Setup of build 47:
==> flow/design.v (excerpt) <==
module Buzzer #(parameter isSim = 1,parameter isAHB = 0) (input wire clk,rst_n,
              output wire[31:0] BDMAC_RDATA,
              output wire       BDMAC_READYOUT,
              output wire[1:0]  BDMAC_RESP,
              input wire        BDMAC_SEL,
			  input wire        BDMAC_READY,
              input wire[31:0]  BDMAC_ADDR,
              input wire[1:0]   BDMAC_TRANS,
              input wire        BDMAC_WRITE,
              input wire[31:0]  BDMAC_WDATA,
              output wire[31:0] SBDMA_HADDR,
              output wire[1:0]  SBDMA_HTRANS,
              output wire       SBDMA_HWRITE,
              input wire[31:0]  SBDMA_HRDATA,
              input wire        SBDMA_HREADY,
              output wire[31:0] BBDMA_HADDR,
              output wire[1:0]  BBDMA_HTRANS,
              output wire       BBDMA_HWRITE,
              input wire[31:0]  BBDMA_HRDATA,
              input wire        BBDMA_HREADY,
              output wire PWM);
	wire[31:0] BRstAddr,SRstAddr;
	wire[1:0] SPri;
	wire isCyl,BisPlaying,Bstop,SisPlaying;
	wire ref_BGM,ref_Sound;
	APB_BDMAC APB_BDMAC(
		.clk              (clk),
		.rst_n            (rst_n),
		.PWRITE           (BDMAC_WRITE),
		.PSEL             (BDMAC_SEL),
		.Bref             (ref_BGM),
		.Sref             (ref_Sound),
		.PENABLE          (BDMAC_TRANS[0]),
		.PWRDATA          (BDMAC_WDATA),
		.PADDR            (BDMAC_ADDR),
		.PRDDATA          (BDMAC_RDATA),
		.BRstAddr         (BRstAddr),
		.SRstAddr         (SRstAddr),
		.SPri             (SPri),
		.isCyl            (isCyl),
		.BisPlaying       (BisPlaying),
		.Bstop            (Bstop),
		.SisPlaying       (SisPlaying)
	);
	assign BDMAC_READYOUT = 1'b1;
	assign BDMAC_RESP     = 2'b00;
	assign SBDMA_HWRITE   = 1'b0;
	assign BBDMA_HWRITE   = 1'b0;
	wire BeatFinish_BGM,BReady_BGM;
	wire AddrCntRstn_BGM,AddrCntEn_BGM;
	wire BeatCntRstn_BGM,BeatCntEn_BGM;
	wire TunePWMRstn_BGM,TunePWMEn_BGM;
	wire BDMAstart_BGM,BDMARstn_BGM,BDMAAddrSel_BGM,fetch_BGM;
	wire PWM_BGM;
	wire[15:0] Buf_BGM;
	wire[31:0] BDMAAddr_BGM,Addr_BGM,NextAddr_BGM;
	wire[27:0] BeatCntParameter_BGM;
	wire[19:0] TunePWMParameter_BGM;
	reg[15:0] SoundReg_BGM;
    BuzzerCtr BuzzerCtr_BGM(
		.clk              (clk),
		.rst_n            (rst_n),
		.isPlaying        (BisPlaying),
		.BeatFinish       (BeatFinish_BGM),
  ...
For scale: about 380 flip-flops, roughly 21,000 sq um of cells after synthesis.
Settings: LEC_CHECK=0, CAP_MARGIN=0, CELL_PAD_IN_SITES_DETAIL_PLACEMENT=1, CELL_PAD_IN_SITES_GLOBAL_PLACEMENT=2, CORE_MARGIN=5, CORE_UTILIZATION=64, CTS_CLUSTER_SIZE=21, GPL_ROUTABILITY_DRIVEN=0, GPL_TIMING_DRIVEN=0, HOLD_SLACK_MARGIN=0.13, MAX_ROUTING_LAYER=met4, MIN_ROUTING_LAYER=met2, PLACE_DENSITY_LB_ADDON=0.25, SETUP_SLACK_MARGIN=2.54, SLEW_MARGIN=35, TNS_END_PERCENT=40; clock period 10.0 ns.
run.sh (not shown) runs the stock make flow with config.mk's settings and CLKGATE_MAP_FILE=.
Build 47: it failed during global placement without I/O (3_1_place_gp_skip_io), and the tool reported FLW-0024.
The inputs of build 58 differ from those of build 47 as listed below.
- a deleted HOLD_SLACK_MARGIN that had been 0.13
- a deleted PLACE_DENSITY_LB_ADDON that had been 0.25
- a deleted CELL_PAD_IN_SITES_GLOBAL_PLACEMENT that had been 2
- a change of SLEW_MARGIN from 35 to 25
- a change of CAP_MARGIN from 0 to 20
- a deleted MIN_ROUTING_LAYER that had been met2
- a deleted CELL_PAD_IN_SITES_DETAIL_PLACEMENT that had been 1
Notes after the runs:
Flow for build 47 halted at global placement without I/O (3_1_place_gp_skip_io), error code FLW-0024.
Per the final summary, build 58 finished and its layout is clean on timing, DRC and antenna.
Delta (build 58 minus build 47): placeable core area closely matched the old numbers; die size now sits at about the same level; number of standard-cell rows in the floorplan held steady.
The post-synthesis share of cell area spent on full adders, half adders and majority gates of build 47 and that of build 58 are within noise of each other.
From build 58 to build 47, share of flip-flops with an asynchronous set or reset after synthesis did not move at all.
Synthesized area came out exactly the same in build 58 and build 47.
Diff build 58..build 47 | basic-gate share of the synthesized area counting and, or, nand and nor cells | unchanged
Per the comparison of build 58 with build 47, yosys stat chip area saw little to no change; x dimension of the die saw little to no change.
Reported for build 58 and build 47, multiplexer share of the synthesized area turned out identical to the last digit.
## Diff of input files: build 63 against build 58
- removing CTS_CLUSTER_SIZE (formerly 21)
- removing GPL_TIMING_DRIVEN (formerly 0)
- removing TNS_END_PERCENT (formerly 40)
- changing CORE_UTILIZATION from 64 to 40
- changing SLEW_MARGIN from 25 to 20
- removing SETUP_SLACK_MARGIN (formerly 2.54)
- removing GPL_ROUTABILITY_DRIVEN (formerly 0)
- removing MAX_ROUTING_LAYER (formerly met4)
- changing CORE_MARGIN from 5 to 2
- changing the clock period (ns, I/O delays scaled along) from 10.0 to 4.76
==> results <==
Build 58 has lower largest fanout on the critical path than build 63. Compared with build 58, build 63 degrades worst hold margin. Going from build 58 to build 63, count of buffer and inverter cells on the critical path shrank by 2, critical path depth shows an increase of 4. Build 58 reports its worst min-delay path category as reg -> reg while build 63 reports in -> async.
Changes in build 46 relative to build 63:
- swapping 40 for 20 in CORE_UTILIZATION
- putting TNS_END_PERCENT at 40 where nothing was set
- swapping 4.76 for 10.0 in the clock period (ns, I/O delays scaled along)
### Flow results
- Looking at the reports, build 46 completed the entire flow and the layout it produced met the timing, design-rule and antenna checks.
- Between build 63 and build 46, the number of cells on the critical path is higher for build 63.
- Between build 63 and build 46, non-clock buffer contribution to total cell area decreased.
- Build 63 consumes more power than build 46.
- Summary of build 46 over build 63: global-route usage shows a reduction of 9.7 points; sequential share of layout area shows a reduction of 1.3 points; logic depth of the worst register-to-register path shows a reduction of 2.
- Die width: build 63 and build 46 compared, lower one is build 63
- Between build 63 and build 46, fraction of power consumed by combinational cells increased.
- Looking at initial antenna violation count, build 46 sits 8 higher than build 63 does.
- Looking at post-route cell area across build 63 and build 46, the one that comes out lower is build 63.
- A start-to-end type of the worst setup path of reg -> reg is what build 63 shows, while reg -> out belongs to build 46.
- When build 46 is set beside build 63, its number of non-clock buffers turns out to be 8 smaller.

========
Buzzer again, from the RTL that the note above started with.
Settings: LEC_CHECK=0, CAP_MARGIN=20, CORE_MARGIN=2, CORE_UTILIZATION=20, CTS_CLUSTER_SIZE=21, MAX_ROUTING_LAYER=met4, SLEW_MARGIN=20, TNS_END_PERCENT=40; clock period 10.0 ns.
Edit:
--- a/flow/config.mk
+++ b/flow/config.mk
@@ -10,3 +10,3 @@
-export CORE_UTILIZATION = 20
-export CTS_CLUSTER_SIZE = 21
-export MAX_ROUTING_LAYER = met4
+export CORE_UTILIZATION = 66
+export CTS_CLUSTER_SIZE = 42
+export SETUP_SLACK_MARGIN = 0.88
@@ -14 +13,0 @@
-export TNS_END_PERCENT = 40
==> flow/constraint.sdc (replaced) <==
create_clock -name core_clock -period 2.96 [get_ports {clk}]
set_input_delay 0.5920 -clock core_clock [delete_from_list [all_inputs] [get_ports {clk}]]
set_output_delay 0.5920 -clock core_clock [all_outputs]
set_load 0.01 [all_outputs]
- The new run stopped in global routing
- synthesized area does not change
- die size drops by well over a third
- synthesized cell count does not change
Edit:
--- a/flow/config.mk
+++ b/flow/config.mk
@@ -10,3 +10,3 @@
-export CORE_UTILIZATION = 66
-export CTS_CLUSTER_SIZE = 42
-export SETUP_SLACK_MARGIN = 0.88
+export CORE_UTILIZATION = 68
+export CTS_CLUSTER_DIAMETER = 52
+export SETUP_SLACK_MARGIN = 1.25
==> flow/constraint.sdc (replaced) <==
create_clock -name core_clock -period 9.69 [get_ports {clk}]
set_input_delay 1.9380 -clock core_clock [delete_from_list [all_inputs] [get_ports {clk}]]
set_output_delay 1.9380 -clock core_clock [all_outputs]
set_load 0.01 [all_outputs]
Result:
- Now the flow passed the timing, design-rule and antenna checks
- die area decreases by a few percent
- area after synthesis does not change
- synthesized cell count is unchanged
Edit:
--- a/flow/config.mk
+++ b/flow/config.mk
@@ -7,0 +8 @@
+export ABC_AREA = 1
@@ -10,3 +11,3 @@
-export CORE_UTILIZATION = 68
-export CTS_CLUSTER_DIAMETER = 52
-export SETUP_SLACK_MARGIN = 1.25
+export CORE_UTILIZATION = 67
+export CTS_CLUSTER_SIZE = 99
+export PLACE_DENSITY = 0.43
==> flow/constraint.sdc (replaced) <==
create_clock -name core_clock -period 3.04 [get_ports {clk}]
set_input_delay 0.6080 -clock core_clock [delete_from_list [all_inputs] [get_ports {clk}]]
set_output_delay 0.6080 -clock core_clock [all_outputs]
set_load 0.01 [all_outputs]
Outcome: The new run completed and failed the layout checks on negative setup slack. Routed wire length came out higher by 30%. Count of clock-buffer cells in the layout rises by 11. Sequential power goes up to 3.0 times its value. Cell area went up by 3.1%. Synthesized area came out higher by 1.1%.

========
Buzzer again, from the RTL that the note above started with.
## Buzzer
module Buzzer #(parameter isSim = 1,parameter isAHB = 0) (input wire clk,rst_n,
              output wire[31:0] BDMAC_RDATA,
              output wire       BDMAC_READYOUT,
              output wire[1:0]  BDMAC_RESP,
              input wire        BDMAC_SEL,
			  input wire        BDMAC_READY,
              input wire[31:0]  BDMAC_ADDR,
              input wire[1:0]   BDMAC_TRANS,
              input wire        BDMAC_WRITE,
              input wire[31:0]  BDMAC_WDATA,
              output wire[31:0] SBDMA_HADDR,
              output wire[1:0]  SBDMA_HTRANS,
              output wire       SBDMA_HWRITE,
              input wire[31:0]  SBDMA_HRDATA,
              input wire        SBDMA_HREADY,
              output wire[31:0] BBDMA_HADDR,
              output wire[1:0]  BBDMA_HTRANS,
              output wire       BBDMA_HWRITE,
              input wire[31:0]  BBDMA_HRDATA,
              input wire        BBDMA_HREADY,
              output wire PWM);
	wire[31:0] BRstAddr,SRstAddr;
	wire[1:0] SPri;
	wire isCyl,BisPlaying,Bstop,SisPlaying;
	wire ref_BGM,ref_Sound;
	APB_BDMAC APB_BDMAC(
		.clk              (clk),
		.rst_n            (rst_n),
		.PWRITE           (BDMAC_WRITE),
		.PSEL             (BDMAC_SEL),
		.Bref             (ref_BGM),
		.Sref             (ref_Sound),
		.PENABLE          (BDMAC_TRANS[0]),
		.PWRDATA          (BDMAC_WDATA),
		.PADDR            (BDMAC_ADDR),
		.PRDDATA          (BDMAC_RDATA),
		.BRstAddr         (BRstAddr),
		.SRstAddr         (SRstAddr),
		.SPri             (SPri),
		.isCyl            (isCyl),
		.BisPlaying       (BisPlaying),
		.Bstop            (Bstop),
		.SisPlaying       (SisPlaying)
	);
	assign BDMAC_READYOUT = 1'b1;
	assign BDMAC_RESP     = 2'b00;
	assign SBDMA_HWRITE   = 1'b0;
	assign BBDMA_HWRITE   = 1'b0;
	wire BeatFinish_BGM,BReady_BGM;
	wire AddrCntRstn_BGM,AddrCntEn_BGM;
  ...
clock: 3.46 ns
lec_check: 0
abc_area: 1
cap_margin: 20
cell_pad_in_sites_global_placement: 0
core_margin: 2
core_utilization: 71
cts_cluster_size: 72
gpl_timing_driven: 1
hold_slack_margin: 0.05
max_routing_layer: met4
place_density_lb_addon: 0.06
slew_margin: 15
==> next run, changes <==
Settings changed: ABC_AREA 1 to 0, PLACE_DENSITY from default to 0.64, PLACE_DENSITY_LB_ADDON 0.06 to default, SETUP_SLACK_MARGIN from default to 1.01.
With this change the flow did not get past 5_1_grt.
Synthesized cell count falls by 24%.
Synthesized area fell by 1.1%.
Die area went down by 1.1%.
==> next run, changes <==
Settings changed: ABC_AREA 0 to default, CELL_PAD_IN_SITES_GLOBAL_PLACEMENT 0 to default, CORE_UTILIZATION 71 to 17, CTS_CLUSTER_SIZE 72 to default, GPL_TIMING_DRIVEN 1 to default, HOLD_SLACK_MARGIN 0.05 to default, MAX_ROUTING_LAYER met4 to default, PLACE_DENSITY 0.64 to default, SETUP_SLACK_MARGIN 1.01 to default, SLEW_MARGIN 15 to 20.
Clock period 3.46 ns to 14.4 ns, I/O delays scaled along.
With this change the flow completed without violations.
Synthesized area is unchanged.
Die area climbs to 4.1 times its value.
Synthesized cell count is unchanged.
Power is estimated from default activity; no workload was simulated.
